Design measure_sys, start of the top module:
module measure_sys(
	input            sys_clk,
	input            sys_rst_n,
	input      [7:0] askdemod_data,    
	input      [9:0] fsk_demod,        
	input      [7:0] pskdemod_data,    
	output     [7:0] demod_data,
	output     [7:0] uart_mod_type,
	output    [15:0] uart_demod_fre,
	output     [7:0] uart_mod_depth,
	output reg [7:0] uart_delta_freq
);
	localparam SAMPLE_DIV = 249;   
	localparam WAVE_DIV   = 24;    
	wire [8:0] fskdemod_data_9;
	wire [9:0] fskdemod_data_10;
	wire [7:0] ma;
	wire [7:0] mf;
	wire ask_is_sine_wave;
	wire fsk_is_sine_wave;
	wire [7:0] askdemod_vpp;
	wire [9:0] fskdemod_vpp;
	wire [7:0] pskdemod_vpp;
	wire [7:0] askdemod_dc_offset;
	wire [7:0] ask_papr;
	wire [9:0] fsk_papr;
	wire [7:0] psk_papr;
	wire [15:0] ask_freq_out;
	wire [15:0] fsk_freq_out;
	wire [15:0] psk_freq_out;
	signed_unsigned_converter #(9) signed_unsigned_converter_fsk2(
		.data_in(fsk_demod[8:0]),
		.is_signed(1'b1),
		.data_out(fskdemod_data_9)
	);
	signed_unsigned_converter #(10) signed_unsigned_converter_fsk3(
		.data_in(fsk_demod),
		.is_signed(1'b1),
		.data_out(fskdemod_data_10)
	);
	wire sample_en;
	clk_divider #(.FRE_DIV(SAMPLE_DIV)) clk_divider_inst(
		.clk(sys_clk),
		.rst_n(sys_rst_n),
		.sample_en(sample_en)
	);
	measure #(.N(8), .WAVE_DIV(WAVE_DIV)) measure_ask(
		.clk(sys_clk),
		.sample_en(sample_en),
		.rst_n(sys_rst_n),
		.signal_in_unsigned(askdemod_data),
		.ma_measure_enable(1'b1),
		.mf_measure_enable(1'b0),
		.is_sine_wave(ask_is_sine_wave),
		.freq_out(ask_freq_out),
		.papr(ask_papr),
		.vpp(askdemod_vpp),
		.dc_offset(askdemod_dc_offset),
		.ma(ma),
		.mf()
	);
	measure #(.N(9), .WAVE_DIV(WAVE_DIV)) measure_fsk(
		.clk(sys_clk),
		.sample_en(sample_en),
		.rst_n(sys_rst_n),
		.signal_in_unsigned(fskdemod_data_9),
		.ma_measure_enable(1'b0),
		.mf_measure_enable(1'b1),
		.is_sine_wave(fsk_is_sine_wave),
		.freq_out(fsk_freq_out),
		.papr(fsk_papr[8:0]),
  ...
make LEC_CHECK=0 CAP_MARGIN=0 CELL_PAD_IN_SITES_GLOBAL_PLACEMENT=0 CORE_ASPECT_RATIO=0.98 CORE_MARGIN=2 CORE_UTILIZATION=64 GPL_ROUTABILITY_DRIVEN=1 MAX_ROUTING_LAYER=met4 MIN_ROUTING_LAYER=met1 PLACE_DENSITY_LB_ADDON=0.22 SETUP_SLACK_MARGIN=5.0 SLEW_MARGIN=20 finish   # period 77.3 ns
run.sh (not shown) runs the stock make flow with config.mk's settings and CLKGATE_MAP_FILE=.
The baseline finished clean.
Edit:
==> flow/config.mk (replaced) <==
export PLATFORM = sky130hd
export DESIGN_NAME = measure_sys
export DESIGN_NICKNAME = measure_sys
export VERILOG_FILES = /design/flow/design.v
export SDC_FILE = /design/flow/constraint.sdc
export NUM_CORES = 4
export LEC_CHECK = 0
export CAP_MARGIN = 20
export CORE_MARGIN = 2
export CORE_UTILIZATION = 72
export SLEW_MARGIN = 20
==> flow/constraint.sdc (replaced) <==
create_clock -name core_clock -period 60.3 [get_ports {sys_clk}]
set_input_delay 12.0600 -clock core_clock [delete_from_list [all_inputs] [get_ports {sys_clk}]]
set_output_delay 12.0600 -clock core_clock [all_outputs]
set_load 0.01 [all_outputs]
Outcome:
- hold slack improves by 0.0084 ns
- non-clock buffer count rose by 18
- clock skew rose by 0.0056 ns
- die area fell by 11%
- final cell count fell by 1.6%
Edit:
--- a/flow/config.mk
+++ b/flow/config.mk
@@ -9,3 +9,5 @@
 export CORE_MARGIN = 2
-export CORE_UTILIZATION = 72
+export CORE_UTILIZATION = 40
+export GPL_ROUTABILITY_DRIVEN = 0
+export MAX_ROUTING_LAYER = met4
 export SLEW_MARGIN = 20
==> flow/constraint.sdc (replaced) <==
create_clock -name core_clock -period 100.0 [get_ports {sys_clk}]
set_input_delay 20.0000 -clock core_clock [delete_from_list [all_inputs] [get_ports {sys_clk}]]
set_output_delay 20.0000 -clock core_clock [all_outputs]
set_load 0.01 [all_outputs]
Result:
- non-clock buffer count fell by 11
- synthesized cell count does not change
- combinational power shrinks by 42%
- design area is higher by 1.5%
Edit:
--- a/flow/config.mk
+++ b/flow/config.mk
@@ -10,4 +10,2 @@
 export CORE_UTILIZATION = 40
-export GPL_ROUTABILITY_DRIVEN = 0
-export MAX_ROUTING_LAYER = met4
 export SLEW_MARGIN = 20
==> flow/constraint.sdc (replaced) <==
create_clock -name core_clock -period 90.8 [get_ports {sys_clk}]
set_input_delay 18.1600 -clock core_clock [delete_from_list [all_inputs] [get_ports {sys_clk}]]
set_output_delay 18.1600 -clock core_clock [all_outputs]
set_load 0.01 [all_outputs]
=> Synthesized cell count is unchanged. Sequential share of layout area barely changes. Wire length went up slightly. First-iteration DRC count goes down slightly. Power rises by roughly a tenth. Non-clock buffer count went up by 12. Core utilization is about the same. Cell count stays flat. Area after synthesis does not change.
Edit:
--- a/flow/config.mk
+++ b/flow/config.mk
@@ -7,5 +7,6 @@
 export LEC_CHECK = 0
+export ABC_AREA = 1
 export CAP_MARGIN = 20
 export CORE_MARGIN = 2
-export CORE_UTILIZATION = 40
+export CORE_UTILIZATION = 69
 export SLEW_MARGIN = 20
==> flow/constraint.sdc (replaced) <==
create_clock -name core_clock -period 46.9 [get_ports {sys_clk}]
set_input_delay 9.3800 -clock core_clock [delete_from_list [all_inputs] [get_ports {sys_clk}]]
set_output_delay 9.3800 -clock core_clock [all_outputs]
set_load 0.01 [all_outputs]
Effect: Final area increases by a few percent. Wire length increases slightly. Non-clock buffer count increases by 194.
Power and IR drop assume default switching activity.
